==> inputs of run a <==
Design mult16_top, start of the top module:
module mult16_top (
  input         clk,
  input  [15:0] a,
  input  [15:0] b,
  output [31:0] p
);
  reg  [15:0] a_r, b_r;
  reg  [31:0] p_r;
  wire [31:0] o;
  multiplier_16bit u_mul (.a(a_r), .b(b_r), .o(o));
  always @(posedge clk) begin
    a_r <= a;
    b_r <= b;
    p_r <= o;
  end
  assign p = p_r;
endmodule
==> flow/config.mk <==
export PLATFORM = sky130hd
export DESIGN_NAME = mult16_top
export DESIGN_NICKNAME = mult16_top
export VERILOG_FILES = /design/flow/design.v
export SDC_FILE = /design/flow/constraint.sdc
export NUM_CORES = 4
export LEC_CHECK = 0
export CAP_MARGIN = 20
export CORE_MARGIN = 2
export CORE_UTILIZATION = 72
export CTS_CLUSTER_DIAMETER = 96
export PLACE_DENSITY_LB_ADDON = 0.06
export SLEW_MARGIN = 20
==> flow/constraint.sdc <==
create_clock -name core_clock -period 12.2 [get_ports {clk}]
set_input_delay 2.4400 -clock core_clock [delete_from_list [all_inputs] [get_ports {clk}]]
set_output_delay 2.4400 -clock core_clock [all_outputs]
set_load 0.01 [all_outputs]
run.sh (not shown) runs the stock make flow with config.mk's settings and CLKGATE_MAP_FILE=.
==> run b: changes against run a <==
--- a/flow/config.mk
+++ b/flow/config.mk
@@ -6,8 +6,7 @@
 export NUM_CORES = 4
 export LEC_CHECK = 0
+export ABC_AREA = 1
 export CAP_MARGIN = 20
 export CORE_MARGIN = 2
-export CORE_UTILIZATION = 72
-export CTS_CLUSTER_DIAMETER = 96
-export PLACE_DENSITY_LB_ADDON = 0.06
+export CORE_UTILIZATION = 68
 export SLEW_MARGIN = 20
==> flow/constraint.sdc (replaced) <==
create_clock -name core_clock -period 21.7 [get_ports {clk}]
set_input_delay 4.3400 -clock core_clock [delete_from_list [all_inputs] [get_ports {clk}]]
set_output_delay 4.3400 -clock core_clock [all_outputs]
set_load 0.01 [all_outputs]
==> results <==
                                                                                   run a         run b
Run status                                                      finished with violations  timing/DRC/antenna clean
Reasons for failing layout checks                                   negative setup slack             -
Fin cells                                                                            871           891
Non-clock inverter total of the final layout                                          71           109
Hold path start                                                                   b_r[0]        a_r[0]
Met3 wire length                                                                  430 um        281 um
Number of stages on the worst setup path                                              35            36
Aggregate routed wire length                                                   12,600 um     11,700 um
DR iter-0 viols                                                                      142           102
Final WS setup                                                                 -0.371 ns       7.57 ns
Sum of negative setup slack                                                    -0.801 ns          0 ns
Number of buffers other than clock buffers in the final layout                        88            64
Actual slew at the worst max-slew pin                                           0.648 ns      0.648 ns
HPWL reported at the end of detailed placement                                 10,400 um       9970 um
Met1 track demand over resource                                                    28.2%         24.5%
Simple-gate portion of the synthesized area                                        13.9%         12.0%
CLK BUF                                                                               13            12
Storage cell area                                                           0.00129 mm^2  0.00128 mm^2
Portion of the layout cell area used by clock cells                                2.31%         3.25%
Post-CTS sizing                                                                       11             0

* * *

==> inputs of juniper <==
Starting RTL as in the previous note.
clock: 12.1 ns
lec_check: 0
abc_area: 0
cap_margin: 40
cell_pad_in_sites_detail_placement: 0
core_aspect_ratio: 0.71
core_margin: 2
core_utilization: 72
cts_cluster_diameter: 108
max_routing_layer: met5
place_density: 0.93
setup_slack_margin: 0.96
slew_margin: 20
tns_end_percent: 20
==> cedar (differences from juniper) <==
- ABC_AREA: 0 -> 1
- CAP_MARGIN: 40 -> 20
- CELL_PAD_IN_SITES_DETAIL_PLACEMENT: 0 -> default
- CORE_ASPECT_RATIO: 0.71 -> default
- CTS_CLUSTER_DIAMETER: 108 -> 348
- MAX_ROUTING_LAYER: met5 -> default
- PLACE_DENSITY: 0.93 -> default
- SETUP_SLACK_MARGIN: 0.96 -> default
- TNS_END_PERCENT: 20 -> default
==> flow/constraint.sdc (replaced) <==
create_clock -name core_clock -period 6.15 [get_ports {clk}]
set_input_delay 1.2300 -clock core_clock [delete_from_list [all_inputs] [get_ports {clk}]]
set_output_delay 1.2300 -clock core_clock [all_outputs]
set_load 0.01 [all_outputs]
==> qor summary <==
| metric | juniper | cedar |
|---|---|---|
| Detail Route met3 WL | 773 um | 481 um |
| Synthesized Nets | 947 | 1006 |
| Non-clock buffering overhead | 9.477% | 12.28% |
| Number of signal-net inverters in the final layout | 71 | 109 |
| Die width | 126.8 um | 109.6 um |
| Layout-stage area growth over the synthesis result | 13.59% | 12.66% |
| Worst setup path start | a_r[15] | b_r[0] |
| Yosys stat area | 7706 um2 | 8023 um2 |
| Metal2 WL | 8086 um | 8141 um |
| Routed vias/inst | 5.595 | 5.169 |
| Worst EP arrival | 12790 ps | 12740 ps |
| Fraction of area in registers | 14.68% | 14.29% |
| Pin count of the biggest net entering global routing | 17 | 15 |
| Area inside the core boundary | 10320 um2 | 10840 um2 |
| Run status | failed layout checks | failed layout checks |
| Violated checks | setup timing | setup timing |
| Minimum setup slack in the final design | -461.3 ps | -6333 ps |
| Crit path buffers/inverters | 4 | 5 |
| Final-layout clock buffer total | 10 | 12 |
| Weighted congestion at the end of routability-driven global placement | 0.7737 | 0.7988 |
| Final period utilization | 103.8% | 203.0% |
| FP Rows | 31 | 38 |
| Shortest clock period the worst path allows after layout | 12560 ps | 12480 ps |
| Dominant cell by count in the synthesized netlist | sky130_fd_sc_hd__fa_1 | sky130_fd_sc_hd__nand2_1 |

* * *

==> tundra <==
Starting RTL as in the previous note.
export LEC_CHECK = 0
export ABC_AREA = 1
export CAP_MARGIN = 0
export CORE_MARGIN = 2
export CORE_UTILIZATION = 72
export CTS_CLUSTER_DIAMETER = 267
export CTS_CLUSTER_SIZE = 98
export SETUP_SLACK_MARGIN = 2.18
export SLEW_MARGIN = 20
export TNS_END_PERCENT = 40
create_clock -name core_clock -period 7.94 [get_ports {clk}]
==> indigo: changes against tundra <==
- CAP_MARGIN: 0 -> 20
- CORE_UTILIZATION: 72 -> 68
- CTS_CLUSTER_DIAMETER: 267 -> 275
- CTS_CLUSTER_SIZE: 98 -> unset
- SETUP_SLACK_MARGIN: 2.18 -> unset
- TNS_END_PERCENT: 40 -> unset
==> flow/constraint.sdc (replaced) <==
create_clock -name core_clock -period 10.4 [get_ports {clk}]
set_input_delay 2.0800 -clock core_clock [delete_from_list [all_inputs] [get_ports {clk}]]
set_output_delay 2.0800 -clock core_clock [all_outputs]
set_load 0.01 [all_outputs]
==> summary of the runs <==
- Between indigo and tundra, the lower clock skew is in indigo (gap 0.0025 ns).
- Against tundra, the die size of indigo is higher by about 6%.
- tundra finished but failed the layout checks on setup timing. indigo finished but failed the layout checks on setup timing.
- Of tundra and indigo, indigo has the higher routed wire length (gap 3.3%, measured against indigo).
- In tundra the setup slack is lower than in indigo, by 2.4 ns.
- Of indigo and tundra, tundra has the higher non-clock buffer count (gap 11).
==> figures <==
Total number of nets in the final design: indigo 1060; tundra 1071
Die extent in y: indigo 113 um; tundra 110 um
Routed wirelength normalized by instance count: indigo 13.8 um; tundra 13.2 um
Total routed wirelength: indigo 12.9 mm; tundra 12.5 mm
Setup skew after layout: indigo 0.00494 ns; tundra 0.00743 ns
Status: indigo failed layout checks; tundra failed layout checks
Violated checks: indigo setup timing; tundra setup timing
Fmax achieved: indigo 79.6 MHz; tundra 80.2 MHz
Placement row count: indigo 39; tundra 38
Placer's final routability congestion estimate: indigo 0.757; tundra 0.813
Half-perimeter wire length of the detailed placement result: indigo 10.6 mm; tundra 10.6 mm

* * *

==> fjord <==
mult16_top again, from the RTL that the note above started with.
Settings: LEC_CHECK=0, CAP_MARGIN=0, CORE_MARGIN=2, CORE_UTILIZATION=72, CTS_CLUSTER_DIAMETER=96, CTS_CLUSTER_SIZE=79, PLACE_DENSITY_LB_ADDON=0.06, SETUP_SLACK_MARGIN=3.54, SLEW_MARGIN=20; clock period 12.2 ns.
==> pepper (differences from fjord) <==
CAP_MARGIN = 20   (was 0)
CORE_UTILIZATION = 40   (was 72)
CTS_CLUSTER_DIAMETER = default   (was 96)
CTS_CLUSTER_SIZE = default   (was 79)
PLACE_DENSITY_LB_ADDON = default   (was 0.06)
SETUP_SLACK_MARGIN = default   (was 3.54)
==> flow/constraint.sdc (replaced) <==
create_clock -name core_clock -period 15.0 [get_ports {clk}]
set_input_delay 3.0000 -clock core_clock [delete_from_list [all_inputs] [get_ports {clk}]]
set_output_delay 3.0000 -clock core_clock [all_outputs]
set_load 0.01 [all_outputs]
==> maple (differences from fjord) <==
CAP_MARGIN = 20   (was 0)
CORE_UTILIZATION = 70   (was 72)
CTS_CLUSTER_DIAMETER = default   (was 96)
CTS_CLUSTER_SIZE = default   (was 79)
PLACE_DENSITY_LB_ADDON = default   (was 0.06)
SETUP_SLACK_MARGIN = default   (was 3.54)
==> flow/constraint.sdc (replaced) <==
create_clock -name core_clock -period 3.75 [get_ports {clk}]
set_input_delay 0.7500 -clock core_clock [delete_from_list [all_inputs] [get_ports {clk}]]
set_output_delay 0.7500 -clock core_clock [all_outputs]
set_load 0.01 [all_outputs]
==> notes <==
fjord produced a layout that fails on setup timing. pepper produced a clean layout. maple reached the layout checks and failed them: setup timing. The lowest cell area belongs to pepper, the highest to maple. Flip-flop count is the same in pepper and maple. In maple the worst hold slack is worse than in fjord, by 0.13 ns.

* * *

==> zinc <==
mult16_top again, from the RTL that the note above started with.
## mult16_top
module mult16_top (
  input         clk,
  input  [15:0] a,
  input  [15:0] b,
  output [31:0] p
);
export LEC_CHECK = 0
export CAP_MARGIN = 40
export CELL_PAD_IN_SITES_DETAIL_PLACEMENT = 2
export CELL_PAD_IN_SITES_GLOBAL_PLACEMENT = 3
export CORE_ASPECT_RATIO = 0.72
export CORE_MARGIN = 8
export CORE_UTILIZATION = 30
export GPL_ROUTABILITY_DRIVEN = 0
export MAX_ROUTING_LAYER = met4
export MIN_ROUTING_LAYER = met2
export PLACE_DENSITY_LB_ADDON = 0.04
export SETUP_SLACK_MARGIN = 4.21
export SLEW_MARGIN = 0
export TNS_END_PERCENT = 35
create_clock -name core_clock -period 15.0 [get_ports {clk}]
==> harbor: changes against zinc <==
- CAP_MARGIN: 40 -> 20
- CELL_PAD_IN_SITES_DETAIL_PLACEMENT: 2 -> default
- CELL_PAD_IN_SITES_GLOBAL_PLACEMENT: 3 -> default
- CORE_ASPECT_RATIO: 0.72 -> 0.5
- CORE_MARGIN: 8 -> 9
- CORE_UTILIZATION: 30 -> 40
- GPL_ROUTABILITY_DRIVEN: 0 -> default
- MAX_ROUTING_LAYER: met4 -> default
- MIN_ROUTING_LAYER: met2 -> default
- PLACE_DENSITY_LB_ADDON: 0.04 -> default
- SETUP_SLACK_MARGIN: 4.21 -> -1.43
- SLEW_MARGIN: 0 -> 20
- TNS_END_PERCENT: 35 -> 5
==> nickel: changes against zinc <==
- CAP_MARGIN: 40 -> 20
- CELL_PAD_IN_SITES_DETAIL_PLACEMENT: 2 -> default
- CELL_PAD_IN_SITES_GLOBAL_PLACEMENT: 3 -> default
- CORE_ASPECT_RATIO: 0.72 -> default
- CORE_MARGIN: 8 -> 2
- CORE_UTILIZATION: 30 -> 63
- GPL_ROUTABILITY_DRIVEN: 0 -> default
- MAX_ROUTING_LAYER: met4 -> default
- MIN_ROUTING_LAYER: met2 -> default
- PLACE_DENSITY_LB_ADDON: 0.04 -> default
- SETUP_SLACK_MARGIN: 4.21 -> default
- SLEW_MARGIN: 0 -> 20
- TNS_END_PERCENT: 35 -> default
==> flow/constraint.sdc (replaced) <==
create_clock -name core_clock -period 5.59 [get_ports {clk}]
set_input_delay 1.1180 -clock core_clock [delete_from_list [all_inputs] [get_ports {clk}]]
set_output_delay 1.1180 -clock core_clock [all_outputs]
set_load 0.01 [all_outputs]
==> garnet: changes against zinc <==
- ABC_AREA: default -> 0
- CAP_MARGIN: 40 -> 20
- CELL_PAD_IN_SITES_DETAIL_PLACEMENT: 2 -> default
- CELL_PAD_IN_SITES_GLOBAL_PLACEMENT: 3 -> default
- CORE_ASPECT_RATIO: 0.72 -> default
- CORE_MARGIN: 8 -> 2
- CORE_UTILIZATION: 30 -> 58
- CTS_CLUSTER_DIAMETER: default -> 328
- CTS_CLUSTER_SIZE: default -> 98
- GPL_ROUTABILITY_DRIVEN: 0 -> default
- MAX_ROUTING_LAYER: met4 -> default
- MIN_ROUTING_LAYER: met2 -> default
- PLACE_DENSITY: default -> 0.74
- PLACE_DENSITY_LB_ADDON: 0.04 -> default
- SETUP_SLACK_MARGIN: 4.21 -> default
- SLEW_MARGIN: 0 -> 20
- TNS_END_PERCENT: 35 -> default
==> qor summary <==
metric                                                                            nickel        zinc      harbor      garnet
Met2 layer wire length in the routed design                                      7170 um     9040 um     6190 um     6780 um
Fraction of standard cell area that is sequential                                  14.2%       14.9%       15.0%       15.2%
Maximum achievable frequency                                                    79.6 MHz    79.6 MHz    70.9 MHz    71.0 MHz
Run status                                                    complete, but fails checks  timing/DRC/antenna clean  timing/DRC/antenna clean  timing/DRC/antenna clean
Layout check failures                                               negative setup slack           -           -           -
Clk Latency, worst-skew pair                                                      340 ps      350 ps      340 ps      340 ps
Post-CTS Repair Setup Buffers                                                          0           7           0           0
Maximum number of pins on one net before global-route repair                          15          17          17          17
Die width                                                                         115 um      205 um      214 um      119 um
Non-filler instance count after layout                                               909       1,049         968         886
Finished Core Util                                                                 75.6%       35.0%       45.7%       64.5%
Drt initial violations                                                               115         236          99         131
Number of failing setup endpoints in the final timing report                          21           0           0           0
Total of cells resized after clock tree synthesis                                     41          26           0           0
Minimum clock period                                                           12,560 ps   12,570 ps   14,100 ps   14,090 ps
Relative slew slack                                                                81.5%       52.5%       55.8%       57.1%
Total die area                                                                0.0131 mm2  0.0311 mm2  0.0249 mm2  0.0142 mm2
CP max FO                                                                              4           5          16          16
Syn-to-layout area delta                                                           17.4%       14.1%       10.6%       9.47%

* * *

==> v26 <==
mult16_top again, from the RTL that the note above started with.
clock: 15.0 ns
lec_check: 0
cap_margin: 20
core_aspect_ratio: 0.5
core_margin: 2
core_utilization: 40
setup_slack_margin: -1.43
slew_margin: 20
==> inputs of v29, as changes to v26 <==
CORE_ASPECT_RATIO = default   (was 0.5)
CORE_UTILIZATION = 57   (was 40)
SETUP_SLACK_MARGIN = default   (was -1.43)
==> flow/constraint.sdc (replaced) <==
create_clock -name core_clock -period 7.89 [get_ports {clk}]
set_input_delay 1.5780 -clock core_clock [delete_from_list [all_inputs] [get_ports {clk}]]
set_output_delay 1.5780 -clock core_clock [all_outputs]
set_load 0.01 [all_outputs]
==> inputs of v23, as changes to v26 <==
CAP_MARGIN = 25   (was 20)
CORE_ASPECT_RATIO = default   (was 0.5)
CORE_UTILIZATION = 50   (was 40)
MAX_ROUTING_LAYER = met4   (was default)
MIN_ROUTING_LAYER = met2   (was default)
PLACE_DENSITY_LB_ADDON = 0.26   (was default)
SETUP_SLACK_MARGIN = 4.38   (was -1.43)
==> notes <==
v26 completed without violations. v29 ran to the end with violations: negative setup slack. v23 produced a layout that fails on design-rule violations.
The highest cell count belongs to v26, the lowest to v23.
Against v29, the global-route usage of v23 is higher by 6.4 points.
Against v23, the fmax of v26 is smaller by 11%.
Routed wire length: v26 is higher than v23 (5.9%).
Register-to-register slack: v29 < v26 < v23.
The lowest clock-buffer cell count belongs to v26, the highest to v29.
First-iteration DRC count: v23 > v26 > v29.
